==> wip/nickel <==
## fp32mult
module fp32mult (
    input  wire [31:0] x1,
    input  wire [31:0] x2,
    input  wire        en,
    input  wire        rst,
    input  wire        clk,
    output wire [31:0] y,
    output wire        ready
);
clock: 5.19 ns
lec_check: 0
cap_margin: 20
core_aspect_ratio: 1.39
core_margin: 2
core_utilization: 72
cts_cluster_diameter: 372
cts_cluster_size: 95
place_density: 0.38
slew_margin: 20
tns_end_percent: 10
run.sh (not shown) runs the stock make flow with config.mk's settings and CLKGATE_MAP_FILE=.
==> wip/delta: changes against wip/nickel <==
==> flow/config.mk (replaced) <==
export PLATFORM = sky130hd
export DESIGN_NAME = fp32mult
export DESIGN_NICKNAME = fp32mult
export VERILOG_FILES = /design/flow/design.v
export SDC_FILE = /design/flow/constraint.sdc
export NUM_CORES = 4
export LEC_CHECK = 0
export CAP_MARGIN = 20
export CORE_MARGIN = 2
export CORE_UTILIZATION = 40
export SLEW_MARGIN = 20
==> flow/constraint.sdc (replaced) <==
create_clock -name core_clock -period 10.0 [get_ports {clk}]
set_input_delay 2.0000 -clock core_clock [delete_from_list [all_inputs] [get_ports {clk}]]
set_output_delay 2.0000 -clock core_clock [all_outputs]
set_load 0.01 [all_outputs]
==> wip/yarrow: changes against wip/nickel <==
--- a/flow/config.mk
+++ b/flow/config.mk
@@ -6,10 +6,8 @@
 export NUM_CORES = 4
 export LEC_CHECK = 0
 export CAP_MARGIN = 20
-export CORE_ASPECT_RATIO = 1.39
 export CORE_MARGIN = 2
 export CORE_UTILIZATION = 72
-export CTS_CLUSTER_DIAMETER = 372
 export CTS_CLUSTER_SIZE = 95
 export PLACE_DENSITY = 0.38
 export SLEW_MARGIN = 20
==> qor summary <==
|  | wip/delta | wip/yarrow | wip/nickel |
|---|---|---|---|
| Tally of filler cells in the layout | 5599 | 1484 | 1534 |
| Final Cycle Share | 86.0% | 137% | 141% |
| Maximum cell stage delay along the critical path | 1.12 ns | 0.57 ns | 0.54 ns |
| Total die size | 0.0585 mm2 | 0.0329 mm2 | 0.0329 mm2 |
| Run status | no timing/DRC/antenna violations | complete, but fails checks | complete, but fails checks |
| Reasons for failing layout checks | - | negative setup slack | negative setup slack |
| Non-filler instance count after layout | 3238 | 3149 | 3134 |
| End point of the critical path | reg_out.q[10] | reg_out.q[20] | reg_out.q[13] |
| Hold Path Cell Cnt | 2 | 1 | 2 |
| Die Height | 242 um | 181 um | 213 um |
| Count of clock buffers in the final design | 9 | 10 | 11 |
| Most frequent CP cell | - | fa_1 | fa_1 |
| Area of the placeable core | 0.0562 mm2 | 0.0307 mm2 | 0.0310 mm2 |
| Final worst setup slack | 1.40 ns | -1.90 ns | -2.10 ns |
| Via Count | 16600 | 18500 | 18900 |
| Routed wirelength normalized by instance count | 19.8 um | 21.3 um | 23.4 um |
| Post-layout min period | 8.60 ns | 7.09 ns | 7.29 ns |

* * *

==> inputs of v8 <==
==> flow/design.v <==
module fullreg #(  parameter N = 16 )(
    input [N-1:0] d,
    output reg [N-1:0] q,
    input clk,
    input en,
    input clr,  
    input rst   
    );
always @(posedge clk,posedge rst) begin
    if(rst)
        q<=0;
    else    
    if(en==1)begin
        if(clr)
            q<=0;
        else
            q<=d;
    end
end
endmodule
module exp_adder_bias (
    input  wire [7:0] exp1,    
    input  wire [7:0] exp2,    
    output wire [7:0] exp_out  
);
    wire [8:0] sum;            
    wire [8:0] sum_minus_bias;
    assign sum = exp1 + exp2;
    assign sum_minus_bias = sum - 9'd127;
    assign exp_out = sum_minus_bias[7:0];
endmodule
module exp_normalizer (
    input  wire        msb_mult,    
    input  wire [7:0]  exp_in,      
    output wire [7:0]  exp_out      
);
    assign exp_out = msb_mult ? (exp_in + 8'd1) : exp_in;
endmodule
module mantissa_normalizer (
    input  wire [47:0] mult_out,    
    output wire [23:0] mant_out     
);
    assign mant_out = mult_out[47] ? 
                      mult_out[47:24] : 
                      mult_out[46:23];
endmodule
module mult24 (
    input  wire [23:0] a,    
    input  wire [23:0] b,    
    output wire [47:0] p     
);
    assign p = $unsigned(a) * $unsigned(b);
endmodule
module fp32mult (
    input  wire [31:0] x1,
    input  wire [31:0] x2,
    input  wire        en,
    input  wire        rst,
    input  wire        clk,
    output wire [31:0] y,
    output wire        ready
);
    wire [31:0] x1_reg;
    wire [31:0] x2_reg;
    fullreg #(32) reg_x1 (.clk(clk), .rst(rst), .clr(1'b0), .en(en), .d(x1), .q(x1_reg));
    fullreg #(32) reg_x2 (.clk(clk), .rst(rst), .clr(1'b0), .en(en), .d(x2), .q(x2_reg));
    wire sign1 = x1_reg[31];
    wire sign2 = x2_reg[31];
    wire [7:0] exp1 = x1_reg[30:23];
    wire [7:0] exp2 = x2_reg[30:23];
    wire [23:0] mant1 = {1'b1, x1_reg[22:0]};  
    wire [23:0] mant2 = {1'b1, x2_reg[22:0]};
    wire sign_result = sign1 ^ sign2;
    wire [7:0] exp_sum;
      wire en_d1;
    wire en_d2;
    exp_adder_bias exp_add_inst (
        .exp1(exp1),
        .exp2(exp2),
        .exp_out(exp_sum)
    );
    wire [47:0] mant_product;
    mult24 mult_inst (
        .a(mant1),
        .b(mant2),
        .p(mant_product)
    );
    wire [7:0] exp_norm;
    exp_normalizer exp_norm_inst (
        .msb_mult(mant_product[47]),
        .exp_in(exp_sum),
        .exp_out(exp_norm)
    );
    wire [23:0] mant_norm;
    mantissa_normalizer mant_norm_inst (
        .mult_out(mant_product),
        .mant_out(mant_norm)
    );
    wire [31:0] result_comb;
    assign result_comb = {sign_result, exp_norm, mant_norm[22:0]};
    fullreg #(32) reg_out (
        .clk(clk),
        .rst(rst),
        .clr(1'b0),
        .en(en_d1),
        .d(result_comb),
        .q(y)
    );
    fullreg #(1) reg_en_stage1 (
        .clk(clk),
        .rst(rst),
        .clr(1'b0),
        .en(1'b1),
        .d(en),
        .q(en_d1)
    );
    fullreg #(1) reg_en_stage2 (
        .clk(clk),
        .rst(rst),
        .clr(1'b0),
        .en(1'b1),
        .d(en_d1),
        .q(en_d2)
    );
    assign ready = en_d2;
endmodule
==> flow/run.sh <==
#!/bin/bash
# the make line also repeats each setting of config.mk as NAME=value (left out here)
make -C /OpenROAD-flow-scripts/flow DESIGN_CONFIG=/design/flow/config.mk WORK_HOME=/design/flow/orfs CLKGATE_MAP_FILE= finish
==> flow/config.mk <==
export PLATFORM = sky130hd
export DESIGN_NAME = fp32mult
export DESIGN_NICKNAME = fp32mult
export VERILOG_FILES = /design/flow/design.v
export SDC_FILE = /design/flow/constraint.sdc
export NUM_CORES = 4
export LEC_CHECK = 0
export CAP_MARGIN = 20
export CORE_MARGIN = 2
export CORE_UTILIZATION = 72
export CTS_CLUSTER_SIZE = 10
export HOLD_SLACK_MARGIN = 0.29
export PLACE_DENSITY = 0.36
export SETUP_SLACK_MARGIN = 0.87
export SLEW_MARGIN = 20
export TNS_END_PERCENT = 5
==> flow/constraint.sdc <==
create_clock -name core_clock -period 5.56 [get_ports {clk}]
set_input_delay 1.1120 -clock core_clock [delete_from_list [all_inputs] [get_ports {clk}]]
set_output_delay 1.1120 -clock core_clock [all_outputs]
set_load 0.01 [all_outputs]
==> v37 (differences from v8) <==
CAP_MARGIN = 40   (was 20)
HOLD_SLACK_MARGIN = default   (was 0.29)
PLACE_DENSITY = default   (was 0.36)
PLACE_DENSITY_LB_ADDON = 0.0   (was default)
==> v31 (differences from v8) <==
CTS_CLUSTER_SIZE = default   (was 10)
HOLD_SLACK_MARGIN = default   (was 0.29)
PLACE_DENSITY = default   (was 0.36)
PLACE_DENSITY_LB_ADDON = 0.08   (was default)
SETUP_SLACK_MARGIN = default   (was 0.87)
TNS_END_PERCENT = default   (was 5)
==> flow/constraint.sdc (replaced) <==
create_clock -name core_clock -period 7.14 [get_ports {clk}]
set_input_delay 1.4280 -clock core_clock [delete_from_list [all_inputs] [get_ports {clk}]]
set_output_delay 1.4280 -clock core_clock [all_outputs]
set_load 0.01 [all_outputs]
==> qor summary <==
item                                                                                  v31                        v8                       v37
Outcome                                                          finished with violations  finished with violations  finished with violations
Reasons for failing layout checks                                    negative setup slack      negative setup slack      negative setup slack
ClkCell Share                                                                     0.01132                   0.01056                   0.01135
Final setup violation count                                                             3                        31                        31
Metal1 wirelength                                                                22.56 mm                  22.02 mm                  21.88 mm
Buffer count from post-CTS setup fixing                                                26                        37                        27
Buffering stage count on the worst path with inverters included                         7                         7                         6
Worst path slowest cell                                             sky130_fd_sc_hd__fa_1     sky130_fd_sc_hd__fa_2     sky130_fd_sc_hd__fa_2
Met2 wire length                                                                 33.35 mm                  32.15 mm                  33.68 mm
Worst-case hold slack                                                            504.4 ps                  506.4 ps                  503.7 ps
Layout buffer count excluding clock buffers                                           315                       378                       377
NumNets Final                                                                       3,396                     3,459                     3,457
Worst-Skew Late Latency                                                            360 ps                    360 ps                    380 ps
Launching point of the worst reg2reg path                        reg_x1.q[15]$_DFFE_PP0P_  reg_x1.q[12]$_DFFE_PP0P_   reg_x2.q[9]$_DFFE_PP0P_
Clock period minus worst slack                                                    7232 ps                   7067 ps                   7188 ps

* * *

==> inputs of run a <==
RTL: the design.v shown in full above, as it stands there.
clock: 10.0 ns
lec_check: 0
abc_area: 1
cap_margin: 20
core_margin: 10
core_utilization: 48
slew_margin: 20
==> run b (differences from run a) <==
Settings changed: ABC_AREA 1 to default, CORE_MARGIN 10 to 2, CORE_UTILIZATION 48 to 65, PLACE_DENSITY from default to 0.36, SETUP_SLACK_MARGIN from default to 0.87.
==> flow/constraint.sdc (replaced) <==
create_clock -name core_clock -period 7.8 [get_ports {clk}]
set_input_delay 1.5600 -clock core_clock [delete_from_list [all_inputs] [get_ports {clk}]]
set_output_delay 1.5600 -clock core_clock [all_outputs]
set_load 0.01 [all_outputs]
==> run c (differences from run a) <==
Settings changed: ABC_AREA 1 to default, CORE_MARGIN 10 to 2, CORE_UTILIZATION 48 to 65.
==> flow/constraint.sdc (replaced) <==
create_clock -name core_clock -period 6.78 [get_ports {clk}]
set_input_delay 1.3560 -clock core_clock [delete_from_list [all_inputs] [get_ports {clk}]]
set_output_delay 1.3560 -clock core_clock [all_outputs]
set_load 0.01 [all_outputs]
==> results <==
- Against run a, the critical path depth of run c is higher by 1.
- Run a finished clean. Run b completed with no timing, DRC or antenna violations. Run c completed and failed the layout checks on setup timing.
- Clock skew, highest first: run a, run c, run b.
- Of run b and run a, run a has the higher wire length (gap about 2.5%, measured against run a).
- Between run b and run a, the lower global-route usage is in run a (gap 14 points).
- Of run b and run a, run a has the higher register-to-register slack (gap 1800 ps).
- Against run b, the cell count of run a is higher by 25%.
- Between run a and run b, the lower non-clock buffer count is in run a (gap 152).
==> figures <==
Result of the run: run c failed layout checks; run a complete, no violations; run b complete, no violations
Violated checks: run c setup timing; run a -; run b -
Portion of the post-synthesis area used by sequential elements: run c 10.83%; run a 10.06%; run b 10.83%
YS chip area: run c 22650 sq um; run a 24380 sq um; run b 22650 sq um
Portion of netlist area occupied by mux cells: run c 2.823%; run a 2.125%; run b 2.823%
Capture point of the critical path: run c reg_out.q[20]; run a reg_out.q[15]; run b reg_out.q[19]
Actual transition at the worst max-transition pin: run c 1025 ps; run a 1156 ps; run b 1005 ps
Synth Instances: run c 2454; run a 3165; run b 2454
Drt total wl: run c 66140 um; run a 67360 um; run b 65690 um
Multi-input gate count: run c 1633; run a 1974; run b 1633
Finish-stage setup viols: run c 30; run a 0; run b 0
Area of placed instances: run c 25780 sq um; run a 25990 sq um; run b 24370 sq um
Number of standard cells reported by yosys: run c 2454; run a 3165; run b 2454
Met3 wirelength from detailed routing: run c 3946 um; run a 4533 um; run b 4432 um
Path depth of the worst reg2reg path: run c 26; run a 25; run b 26
First-pass GRT wire length: run c 103300 um; run a 109800 um; run b 102300 um
CTS-repair resized insts: run c 167; run a 0; run b 148

* * *

==> job 9580 <==
RTL: the design.v shown in full above, as it stands there.
make LEC_CHECK=0 CAP_MARGIN=20 CORE_MARGIN=2 CORE_UTILIZATION=40 CTS_CLUSTER_SIZE=66 GPL_ROUTABILITY_DRIVEN=1 HOLD_SLACK_MARGIN=-0.03 MAX_ROUTING_LAYER=met4 SLEW_MARGIN=5 TNS_END_PERCENT=45 finish   # period 10.0 ns
==> inputs of job 4097, as changes to job 9580 <==
Settings changed: CORE_UTILIZATION 40 to 72, CTS_CLUSTER_SIZE 66 to 33, GPL_ROUTABILITY_DRIVEN 1 to not set, HOLD_SLACK_MARGIN -0.03 to not set, MAX_ROUTING_LAYER met4 to not set, PLACE_DENSITY_LB_ADDON set to 0.08, SLEW_MARGIN 5 to 20, TNS_END_PERCENT 45 to not set.
==> flow/constraint.sdc (replaced) <==
create_clock -name core_clock -period 6.81 [get_ports {clk}]
set_input_delay 1.3620 -clock core_clock [delete_from_list [all_inputs] [get_ports {clk}]]
set_output_delay 1.3620 -clock core_clock [all_outputs]
set_load 0.01 [all_outputs]
==> results <==
item                                                             job 9580                    job 4097
Status                                            complete, no violations  complete, but fails checks
Reasons for failing layout checks                                       -        negative setup slack
CORE AREA                                                      0.0562 mm²                  0.0307 mm²
Placed insts                                                         3223                        3047
Net count reported at finish                                         3213                        3469
Non-filler instance count after layout                               3243                        3141
Final standard cell utilization of the core                         0.441                       0.896
Fraction of the cycle the final worst path needs                    0.861                        1.08
Highest metal layer with signal wires                                met4                        met5
Met3 wire len                                                     3380 µm                     8800 µm
Worst-margin pin slew                                             1.15 ns                     1.07 ns
Warning total across the stage logs                                    27                          29
Final-layout clock buffer total                                         9                          10
WHS Endpoint                                                 reg_x2.q[10]               reg_out.q[25]
Global routing met1 resource utilization                            0.301                       0.512
First drt pass iteration count                                          5                           8
Routed wl met2                                                   31900 µm                    36600 µm
Post-layout min period                                            8.61 ns                     7.37 ns
Setup slack, reg-to-reg                                           1.39 ns                    -0.56 ns

* * *

==> wip/violet <==
Starts from the design.v that is shown in full above.
clock: 6.72 ns
lec_check: 0
abc_area: 1
cap_margin: 20
core_margin: 2
core_utilization: 64
cts_cluster_size: 99
slew_margin: 20
==> wip/umber (differences from wip/violet) <==
Settings changed: ABC_AREA 1 to default, CORE_UTILIZATION 64 to 72, CTS_CLUSTER_SIZE 99 to default, MAX_ROUTING_LAYER from default to met4, PLACE_DENSITY_LB_ADDON from default to 0.06.
==> flow/constraint.sdc (replaced) <==
create_clock -name core_clock -period 6.78 [get_ports {clk}]
set_input_delay 1.3560 -clock core_clock [delete_from_list [all_inputs] [get_ports {clk}]]
set_output_delay 1.3560 -clock core_clock [all_outputs]
set_load 0.01 [all_outputs]
==> wip/zinc (differences from wip/violet) <==
Settings changed: ABC_AREA 1 to default, CORE_UTILIZATION 64 to 63, CTS_CLUSTER_DIAMETER from default to 200, CTS_CLUSTER_SIZE 99 to 100.
==> flow/constraint.sdc (replaced) <==
create_clock -name core_clock -period 10.0 [get_ports {clk}]
set_input_delay 2.0000 -clock core_clock [delete_from_list [all_inputs] [get_ports {clk}]]
set_output_delay 2.0000 -clock core_clock [all_outputs]
set_load 0.01 [all_outputs]
==> summary of the runs <==
- wip/violet produced a clean layout. wip/umber completed, yet does not pass: negative setup slack. wip/zinc produced a clean layout.
- Against wip/zinc, the count of clock-buffer cells in the layout of wip/violet is higher by 1.
- Maximum frequency: wip/zinc < wip/umber < wip/violet.
- Sequential share of layout area: wip/umber is lower than wip/zinc (1.2 points).
- The lowest global-route usage belongs to wip/zinc, the highest to wip/umber.
- Between wip/zinc and wip/violet, the lower setup slack is in wip/violet (gap 1.4 ns).
- Critical path depth: wip/zinc < wip/umber < wip/violet.
- Final cell count: wip/zinc < wip/umber < wip/violet.
